==> trial 11 <==
## fft_4
module fft_4(
        input               clk,
        input               rst_n,
        input wire signed [ 15:0]                   x0_real, 
        input wire signed [ 15:0]                   x0_imag,
        input wire signed [ 15:0]                   x1_real,
        input wire signed [ 15:0]                   x1_imag,
        input wire signed [ 15:0]                   x2_real,
        input wire signed [ 15:0]                   x2_imag,
        input wire signed [ 15:0]                   x3_real,
        input wire signed [ 15:0]                   x3_imag,
        output reg signed [ 15:0]                   X0_real,
        output reg signed [ 15:0]                   X0_imag,
        output reg signed [ 15:0]                   X1_real,
        output reg signed [ 15:0]                   X1_imag,            
        output reg signed [ 15:0]                   X2_real,
        output reg signed [ 15:0]                   X2_imag,
        output reg signed [ 15:0]                   X3_real,
        output reg signed [ 15:0]                   X3_imag
    );
parameter W4_0_real = 16'h7FFF; 
parameter W4_0_imag = 16'h0000;
parameter W4_1_real = 16'h0000;
parameter W4_1_imag = 16'h8000; 
parameter W4_2_real = 16'h8000; 
parameter W4_2_imag = 16'h0000; 
parameter W4_3_real = 16'h0000;   
parameter W4_3_imag = 16'h7FFF; 
        reg signed [ 15:0]              s0_real;
        reg signed [ 15:0]              s0_imag;
        reg signed [ 15:0]              s1_real;
        reg signed [ 15:0]              s1_imag;
        reg signed [ 15:0]              s2_real;
        reg signed [ 15:0]              s2_imag;
        reg signed [ 15:0]              s3_real;
        reg signed [ 15:0]              s3_imag;
        reg signed [ 15:0]              r0_real;
        reg signed [ 15:0]              r0_imag;
        reg signed [ 15:0]              r1_real;
        reg signed [ 15:0]              r1_imag;
        reg signed [ 15:0]              r2_real;
        reg signed [ 15:0]              r2_imag;
        reg signed [ 15:0]              r3_real;
  ...
clock: 2.82 ns
lec_check: 0
cap_margin: 20
core_margin: 2
core_utilization: 65
slew_margin: 20
run.sh (not shown) runs the stock make flow with config.mk's settings and CLKGATE_MAP_FILE=.
==> trial 12: changes against trial 11 <==
CORE_UTILIZATION = 70   (was 65)
SETUP_SLACK_MARGIN = 0.85   (was default)
==> flow/constraint.sdc (replaced) <==
create_clock -name core_clock -period 3.29 [get_ports {clk}]
set_input_delay 0.6580 -clock core_clock [delete_from_list [all_inputs] [get_ports {clk}]]
set_output_delay 0.6580 -clock core_clock [all_outputs]
set_load 0.01 [all_outputs]
==> run summary <==
fresh numbers from the pnr run: peak supply drop 830 µV, CP max stage delay 430 ps, worst-path cell chain inv_1 -> ha_1 -> fa_1 -> nand2b_1 -> a21boi_1 -> o21ai_0 -> a21oi_2 -> a31o_1 -> a21oi_1 -> xnor2_1, seq pwr 8.51 mW, hold slack 59.8 ps, Seq/total area 35.4%, Logic cell area 10500 µm², total core area 31700 µm², cts repair resizes 0, status no timing/DRC/antenna violations
-- figures above: trial 11

==> run summary <==
fresh numbers from the pnr run: Logic cell area 11800 µm², peak supply drop 785 µV, total core area 29600 µm², status no timing/DRC/antenna violations, seq pwr 7.52 mW, cts repair resizes 116, CP max stage delay 440 ps, Seq/total area 34.4%, hold slack 154 ps, clock latency (worst-skew pair) 540 ps
-- figures above: trial 12


==> run E <==
fft_4 again, from the RTL that the note above started with.
clock: 0.948 ns
lec_check: 0
abc_area: 1
cap_margin: 20
core_margin: 2
core_utilization: 72
cts_cluster_diameter: 400
cts_cluster_size: 98
setup_slack_margin: 0.28
slew_margin: 20
tns_end_percent: 15
==> inputs of run H, as changes to run E <==
- ABC_AREA: 1 -> default
- CORE_UTILIZATION: 72 -> 40
- CTS_CLUSTER_DIAMETER: 400 -> default
- CTS_CLUSTER_SIZE: 98 -> default
- SETUP_SLACK_MARGIN: 0.28 -> default
- TNS_END_PERCENT: 15 -> default
==> flow/constraint.sdc (replaced) <==
create_clock -name core_clock -period 3.5 [get_ports {clk}]
set_input_delay 0.7000 -clock core_clock [delete_from_list [all_inputs] [get_ports {clk}]]
set_output_delay 0.7000 -clock core_clock [all_outputs]
set_load 0.01 [all_outputs]
==> results <==
	run H	run E
Result of the run	no timing/DRC/antenna violations	stopped before the end
Failing step	-	5_1_grt
Core footprint	0.0516 mm²	0.0335 mm²
Cell Rows	83	67
Proportion of netlist area held by the largest area contributor	44.3%	38.0%
Last weighted congestion value of the routability-driven placer	0.922	1.10
Placed cell count	2964	4310
Number of cells in the yosys synthesis report	2093	3253
Synth Area in Compound Gates	15.2%	4.52%
Portion of netlist area occupied by mux cells	0.101%	0%
Area of placed instances	0.0243 mm²	0.0305 mm²
Post-cts hold buffer count	0	1
Proportion of synthesized chip area in sequential cells	44.3%	38.0%
Most common cell in the netlist	sky130_fd_sc_hd__dfrtp_1	sky130_fd_sc_hd__nand2_1
Post-CTS repair timing setup buffer count	0	36
CTS-repair resized insts	0	284
Yosys Chip Area	0.0210 mm²	0.0245 mm²
Adder-cell share of the synthesized area	15.8%	13.6%
Net Count, Synth	2479	3639
Synthesized netlist cell count	2093	3253
Share of the synthesized netlist area taken by xor and xnor gates	8.67%	4.29%
Chip height	233 µm	189 µm
Num CTS Buffers	42	7
Die Span X	233 µm	189 µm
Pre-placement core utilization	40.7%	73.1%
Power and IR drop assume default switching activity.
